== build 3 ==
// systolic_top
module systolic_top (
    input  logic         i_clk,
    input  logic         i_nrst,
    input  logic         i_reg_clear,
    input  logic         i_pe_en,
    input  logic         i_psum_out_en,
    input  logic [1:0]   i_mode,
    input  logic [63:0]  i_ifmap,    
    input  logic [7:0]   i_weight,
    output logic [127:0] o_ofmap     
);
export LEC_CHECK = 0
export ABC_AREA = 1
export CAP_MARGIN = 20
export CORE_MARGIN = 2
export CORE_UTILIZATION = 72
export CTS_CLUSTER_DIAMETER = 371
export CTS_CLUSTER_SIZE = 99
export PLACE_DENSITY = 0.38
export SETUP_SLACK_MARGIN = 1.05
export SLEW_MARGIN = 20
export TNS_END_PERCENT = 5
create_clock -name core_clock -period 5.51 [get_ports {i_clk}]
run.sh (not shown) runs the stock make flow with config.mk's settings and CLKGATE_MAP_FILE=.
Build 3: DPL-0038 in 4_1_cts -> run aborted
Changes in build 55 relative to build 3:
- a deleted ABC_AREA that had been 1
- a change of CORE_UTILIZATION from 72 to 61
- a deleted TNS_END_PERCENT that had been 5
- a deleted CTS_CLUSTER_DIAMETER that had been 371
- a deleted SETUP_SLACK_MARGIN that had been 1.05
- a deleted PLACE_DENSITY that had been 0.38
- a deleted CTS_CLUSTER_SIZE that had been 99
- a change of the clock period (ns, I/O delays scaled along) from 5.51 to 7.79
[summary]
Status build 55: flow complete, layout not clean - negative setup slack. Compared with build 3, in build 55 multiplexer fraction of the synthesized cell area went up; area fraction in full adders, half adders and majority gates saw an increase; post-synthesis xor/xnor area fraction moved up; share of synthesized cell area in and-or and or-and compound cells now larger.
Changes in build 36 relative to build 55:
- CTS_CLUSTER_DIAMETER newly set to 41
- SETUP_SLACK_MARGIN newly set to 1.06
- TNS_END_PERCENT newly set to 5
- CORE_UTILIZATION changed from 61 to 55
- the clock period (ns, I/O delays scaled along) changed from 7.79 to 6.39
## What came out
Completing all stages was not enough for build 36: its layout failed the final checks because of negative setup slack.
Non-filler instance count after layout (build 36 vs. build 55) increases by a few percent
When build 36 is measured against build 55, its number of iterations in the first detailed-routing pass turns out 3 lower.
Total length of routed wires in build 36 is 3.1% below build 55.
For clock-pin slew on the worst setup and hold paths, build 36 and build 55 come out practically identical.
Taking build 55 as the reference, in build 36 critical path depth moved up; fraction of the core area covered by cells at the end of the flow shrank by 7.4 points; overall die width higher.
Delta(HPWL after detailed placement, build 36 - build 55) > 0
On weighted congestion reported at the end of routability-driven placement, the lower figure sits with build 55, not build 36.
Input-level comparison between build 14 and build 36:
- CORE_UTILIZATION now 40, was 55
- CTS_CLUSTER_DIAMETER no longer set, was 41
- TNS_END_PERCENT no longer set, was 5
- SETUP_SLACK_MARGIN no longer set, was 1.06
- the clock period (ns, I/O delays scaled along) now 9.65, was 6.39
## What came out
- Build 14 finished every step from synthesis to the final layout, and the layout passed the timing, DRC and antenna checks.
- Re HPWL after detailed placement: build 36 was higher than build 14.
- Build 14: layout overhead on the synthesized area lower than build 36
- Relative to build 36, the non-clock buffer count measured on build 14 has decreased by more than half.
The following lists how build 74 was set up differently from build 14:
- CTS_CLUSTER_SIZE now 99, previously not set
- CORE_UTILIZATION now 57, was 40
- the clock period (ns, I/O delays scaled along) now 5.51, was 9.65
Results
Build 74 completed end to end; final checks failed (negative setup slack). Relative to build 14, proportion of power drawn by combinational gates increased by 10 points in build 74. Between build 14 and build 74, the flow reports wire length increasing by more than 10%. Diff build 14 -> build 74: average vias per placed instance increased by about 10% relative to the old numbers, final core utilization now larger. STATUS max-slew headroom at the worst pin: build 74 loses against build 14. Setup slack (build 74 over build 14): decrease, 2.70 ns. Comparing cell count for build 74 and build 14, the smaller number came from build 14. Going from build 14 to build 74, fraction of area in multi-input gates shrinks by 5.4 points. Routed via count (build 74 / build 14): 1.19. Synthesized-area fraction occupied by ao, oa, aoi and oai cells: build 14 vs build 74 identical.
Relative to build 74, the following input files were edited for build 63:
- CTS_CLUSTER_SIZE: 99 -> 34
- CORE_UTILIZATION: 57 -> 66
- the clock period (ns, I/O delays scaled along): 5.51 -> 7.69
For build 63, the flow was terminated by a tool error in 5_1_grt and produced no final design. Vertical die size: build 63 < build 74. Fraction of the yosys area taken by sequential cells: build 63 vs build 74 identical. Synthesized area: build 74 vs build 63 identical. When the final numbers for build 74 and build 63 were put side by side, the clock buffer count from CTS turned out to be smaller in build 63. Measured against each other, build 74 and build 63 differ in number of setup buffers added after CTS, the lower figure coming from build 63. Looking at build 74 and build 63, the adder-cell share of the synthesized area is a wash.

## amber
Starting RTL as in the previous note.
==> flow/config.mk <==
export PLATFORM = sky130hd
export DESIGN_NAME = systolic_top
export DESIGN_NICKNAME = systolic_top
export VERILOG_FILES = /design/flow/design.v
export SDC_FILE = /design/flow/constraint.sdc
export NUM_CORES = 4
export LEC_CHECK = 0
export ABC_AREA = 1
export CAP_MARGIN = 35
export CELL_PAD_IN_SITES_DETAIL_PLACEMENT = 0
export CORE_MARGIN = 2
export CORE_UTILIZATION = 21
export CTS_CLUSTER_DIAMETER = 77
export MAX_ROUTING_LAYER = met4
export SLEW_MARGIN = 20
export TNS_END_PERCENT = 65
==> flow/constraint.sdc <==
create_clock -name core_clock -period 10.0 [get_ports {i_clk}]
set_input_delay 2.0000 -clock core_clock [delete_from_list [all_inputs] [get_ports {i_clk}]]
set_output_delay 2.0000 -clock core_clock [all_outputs]
set_load 0.01 [all_outputs]
The inputs of yarrow differ from those of amber as listed below.
- a change of CORE_MARGIN from 2 to 3
- an added CTS_CLUSTER_SIZE of 72
- a change of CORE_UTILIZATION from 21 to 38
- an added PLACE_DENSITY_LB_ADDON of 0.21
- an added GPL_ROUTABILITY_DRIVEN of 1
- an added MIN_ROUTING_LAYER of met1
[summary]
Compared with amber, yarrow shows a higher final worst setup slack. yarrow -> amber: number of gates resized after CTS delta 0, exact match. Re remaining number of nets flagged by the antenna check after routing: no difference whatsoever between yarrow and amber. yarrow against amber: post-route clock period utilization -2.9 points; routed wire length +about 1.6%; insertion delay to the later sink of the worst-skew pair climbed 50 ps; register-to-register slack went down 60 ps.
Input changes introduced in willow (baseline for comparison: yarrow):
- a deleted GPL_ROUTABILITY_DRIVEN that had been 1
- a deleted CTS_CLUSTER_DIAMETER that had been 77
- a deleted ABC_AREA that had been 1
- an added GPL_TIMING_DRIVEN of 1
- a change of CAP_MARGIN from 35 to 20
- a change of CORE_MARGIN from 3 to 2
- a change of CORE_UTILIZATION from 38 to 57
- a deleted CTS_CLUSTER_SIZE that had been 72
- a deleted TNS_END_PERCENT that had been 65
- an added CELL_PAD_IN_SITES_GLOBAL_PLACEMENT of 1
- a deleted MIN_ROUTING_LAYER that had been met1
- a deleted PLACE_DENSITY_LB_ADDON that had been 0.21
- a change of the clock period (ns, I/O delays scaled along) from 10.0 to 5.95
--- outcome ---
Completing all stages was not enough for willow: its layout failed the final checks because of negative setup slack.
willow vs yarrow — number of logic stages on the critical path including buffering dropped 6.
Relative to yarrow, the cell count measured on willow has decreased by more than 10%.
[compare] base=yarrow new=willow: reported sequential group power shows an increase of 57%, final-layout clock buffer total shows an increase of 21.
Tapcell count is higher on yarrow
The inputs of xenon differ from those of willow as listed below.
- CAP_MARGIN now 0, was 20
- CTS_CLUSTER_DIAMETER now 300, previously not set
- MAX_ROUTING_LAYER now met5, was met4
- GPL_ROUTABILITY_DRIVEN now 1, previously not set
- ABC_AREA now 0, previously not set
- CORE_ASPECT_RATIO now 1.8, previously not set
- MIN_ROUTING_LAYER now met1, previously not set
- CELL_PAD_IN_SITES_GLOBAL_PLACEMENT now 2, was 1
- CELL_PAD_IN_SITES_DETAIL_PLACEMENT now 2, was 0
- PLACE_DENSITY now 0.68, previously not set
- SETUP_SLACK_MARGIN now 1.5, previously not set
- CORE_UTILIZATION now 69, was 57
### Flow results
xenon did not make it past 3_1_place_gp_skip_io, where a tool error ended it.
Post-synth design cell area came out exactly the same in willow and xenon.
As far as synthesized cell count goes, xenon and willow are indistinguishable; the numbers are identical.
xenon vs willow on share of the core filled by cells before placement: xenon is the higher one.
[diff] placeable core area, xenon relative to willow: improvement
Diff xenon..willow | basic-gate share of the synthesized area counting and, or, nand and nor cells | unchanged
On die span in x: xenon sits below willow.
Diff willow..xenon | chip area from the yosys synthesis statistics | unchanged
Against willow, die size in xenon fell by more than 10%.
Die boundary height grows by more than 10% when moving from willow to xenon.
The final reports for xenon and willow show number of placement rows higher in the former.
Input changes introduced in zinc (baseline for comparison: xenon):
- PLACE_DENSITY: 0.68 -> unset
- MAX_ROUTING_LAYER: met5 -> unset
- CELL_PAD_IN_SITES_GLOBAL_PLACEMENT: 2 -> unset
- CTS_CLUSTER_DIAMETER: 300 -> unset
- ABC_AREA: 0 -> unset
- MIN_ROUTING_LAYER: met1 -> unset
- CELL_PAD_IN_SITES_DETAIL_PLACEMENT: 2 -> unset
- GPL_TIMING_DRIVEN: 1 -> unset
- CAP_MARGIN: 0 -> 20
- GPL_ROUTABILITY_DRIVEN: 1 -> unset
- CORE_UTILIZATION: 69 -> 23
- SETUP_SLACK_MARGIN: 1.5 -> unset
- CORE_ASPECT_RATIO: 1.8 -> unset
- the clock period (ns, I/O delays scaled along): 5.95 -> 9.65
- zinc did not stop at any stage, and its layout met the timing, DRC and antenna checks.
- Diff xenon -> zinc: share of synthesized cell area in full adder, half adder and majority cells comparable, area reported by Yosys stat comparable, synthesized cell area comparable.
- zinc vs. xenon: count of unique library cells instantiated by Yosys now sits at about the same level; die span in x now sits higher; die span in y now sits higher; cell total in the yosys stat output now sits at about the same level; effective utilization at floorplan now sits lower.
- Per the comparison of zinc with xenon, die area increased about 200%, synthesized area per cell essentially unchanged, number of core rows increased 29%.
#### Input delta (onyx over zinc)
- CORE_UTILIZATION: 23 -> 40
- the clock period (ns, I/O delays scaled along): 9.65 -> 10.0
==> comparison <==
- Delta(post-layout period usage of the worst path, onyx - zinc) < 0
- Non-clock buffer contribution to total cell area: onyx vs zinc down 7.1 points
- Higher area growth from synthesis to layout goes to zinc over onyx.
- The clock share of power in onyx sits 1.2 points above the value recorded for zinc.
- In onyx, the power in sequential cells came out about 4% below the value in zinc.
- Across both runs, number of global-route vias before repair was lower for onyx than for zinc.
- | worst-case hold slack | onyx vs zinc | ≈ equal |
- Compared with zinc, final standard cell count with taps included and fillers excluded in onyx decreased by more than 10%.
- Between onyx and zinc, it is onyx whose row count is lower, by about 24%.
- Between onyx and zinc, it is onyx whose switching share of power is higher, by 1.8 points.
Power figures rest on the tool's default switching activity, not on a simulated workload.
